## sd_encr_device
module sd_encr_device (
    input wire clk,                     
    input wire rst,                     
    input wire start,                   
    input wire rw_flag,                 
    output wire done,                   
    output wire sd_clk,
    output wire sd_cs_n,
    output wire sd_mosi,
    input  wire sd_miso,
    input wire key_rw,                  
    input wire key_sel,                 
    input wire [511:0] key_data_in,     
    output wire [511:0] key_data_out    
);
For scale: ~11000 cells after synthesis, ~3800 flip-flops, about 140000 µm² of cells after synthesis.
export LEC_CHECK = 0
export CAP_MARGIN = 20
export CORE_MARGIN = 2
export CORE_UTILIZATION = 72
export CTS_CLUSTER_SIZE = 14
export PLACE_DENSITY_LB_ADDON = 0.0
export SETUP_SLACK_MARGIN = 1.12
export SLEW_MARGIN = 20
create_clock -name core_clock -period 3.92 [get_ports {clk}]
run.sh (not shown) runs the stock make flow with config.mk's settings and CLKGATE_MAP_FILE=.
Rerun with:
CORE_ASPECT_RATIO = 0.71   (was unset)
CTS_CLUSTER_DIAMETER = 381   (was unset)
SETUP_SLACK_MARGIN = 1.11   (was 1.12)
clock period = 3.91 ns   (was 3.92 ns; I/O delays follow)
Outcome: Sequential power is about the same; die area is about the same; critical path depth went up by 2; total power is lower by 7.9%; clock-buffer cell count is lower by 8; clock power is lower by 18%; via count came out lower by about 3.3%; setup slack gains 0.11 ns.
Rerun with:
ABC_AREA = 0   (was unset)
CAP_MARGIN = 30   (was 20)
CELL_PAD_IN_SITES_GLOBAL_PLACEMENT = 0   (was unset)
CORE_ASPECT_RATIO = unset   (was 0.71)
CTS_CLUSTER_DIAMETER = 40   (was 381)
MIN_ROUTING_LAYER = met1   (was unset)
PLACE_DENSITY_LB_ADDON = 0.06   (was 0.0)
SETUP_SLACK_MARGIN = 0.97   (was 1.11)
Result:
- The new run finished clean
- total power rose by 14%
- die size barely changes
- synthesized cell count does not change
- count of clock-buffer cells in the layout fell by 16
- cell area rose by 2.9%
- register-to-register slack gets better by 0.03 ns

========
== tundra ==
sd_encr_device again, from the RTL that the note above started with.
// sd_encr_device
module sd_encr_device (
    input wire clk,                     
    input wire rst,                     
    input wire start,                   
    input wire rw_flag,                 
    output wire done,                   
    output wire sd_clk,
    output wire sd_cs_n,
    output wire sd_mosi,
    input  wire sd_miso,
    input wire key_rw,                  
    input wire key_sel,                 
    input wire [511:0] key_data_in,     
    output wire [511:0] key_data_out    
);
    wire sd_ready;
    wire sd_read_ready;
    wire sd_write_data_ready;
    wire [511:0] sd_data_in;
    wire [511:0] sd_data_out;
    reg xor_start;
    wire xor_done;
    wire [511:0] xor_sd_data_in;
    wire xor_sd_data_valid;
    wire xor_sd_ready;
    wire [511:0] xor_sd_data_out;
    wire reg_file_rw;
    wire reg_file_sel;
    wire [511:0] reg_file_data_out;
    reg sd_write_trigger;
    SD_Controller u_sd_controller (
        .clk              (clk),
        .rst_n            (~rst),
        .write_data       (sd_data_out),
        .write_data_ready (sd_write_data_ready),
        .read_data        (sd_data_in),
        .read_ready       (sd_read_ready),
        .ready            (sd_ready),
        .spi_clk          (sd_clk),
        .spi_cs_n         (sd_cs_n),
        .spi_mosi         (sd_mosi),
        .spi_miso         (sd_miso)
    );
    xorEncr #(
        .DATA_WIDTH(512),
  ...
export LEC_CHECK = 0
export CAP_MARGIN = 20
export CELL_PAD_IN_SITES_GLOBAL_PLACEMENT = 2
export CORE_MARGIN = 6
export CORE_UTILIZATION = 45
export CTS_CLUSTER_DIAMETER = 192
export GPL_ROUTABILITY_DRIVEN = 0
export PLACE_DENSITY_LB_ADDON = 0.21
export SLEW_MARGIN = 40
export TNS_END_PERCENT = 35
create_clock -name core_clock -period 10.0 [get_ports {clk}]
tundra: full flow OK, the timing, DRC and antenna checks passed
### tundra -> fjord
- PLACE_DENSITY_LB_ADDON now 0.2, was 0.21
- TNS_END_PERCENT no longer set, was 35
- CELL_PAD_IN_SITES_GLOBAL_PLACEMENT no longer set, was 2
- SETUP_SLACK_MARGIN now 0.18, previously not set
- CORE_MARGIN now 2, was 6
- SLEW_MARGIN now 20, was 40
- GPL_ROUTABILITY_DRIVEN no longer set, was 0
- CTS_CLUSTER_DIAMETER no longer set, was 192
- the clock period (ns, I/O delays scaled along) now 7.04, was 10.0
Notes after the runs:
Between tundra and fjord, the flow reports via count increasing slightly.
Against tundra, number of global-route vias before repair in fjord fell slightly.
Re design area: tundra and fjord aren't equal, and the higher value belongs to tundra.
The run showing the smaller fraction of area in registers is tundra.
Against tundra, cell internal power dissipation in fjord rose by more than a quarter.
fjord against tundra: global-route wire length before repair saw a decrease, utilization went down.
fjord -> tundra: switching power as a share of total power flat
Modified inputs, juniper compared to fjord
- SETUP_SLACK_MARGIN: 0.18 -> unset
- CORE_UTILIZATION: 45 -> 37
Notes after the runs:
Of the two values seen for capture point of the critical path, u_sd_controller.read_data[363] was produced by fjord and u_sd_controller.read_data[381] by juniper. Cmp fjord and juniper / length of routed met2 wiring / lower: fjord. Row count grows by more than 10% when moving from fjord to juniper. Compare fjord and juniper | flop share of the area higher: fjord. Overall via count from detail_route went down slightly going from fjord to juniper. Per the comparison of juniper with fjord, final critical delay including setup and external delays saw an increase, count of clock-buffer cells in the layout up 18, detailed-routing iteration count for the pre-antenna-repair pass roughly the same. Diff fjord -> juniper: detail-routed via count per cell went down by 6.5%, post-layout instance count excluding filler cells went up by 1013.
Power figures rest on the tool's default switching activity, not on a simulated workload.
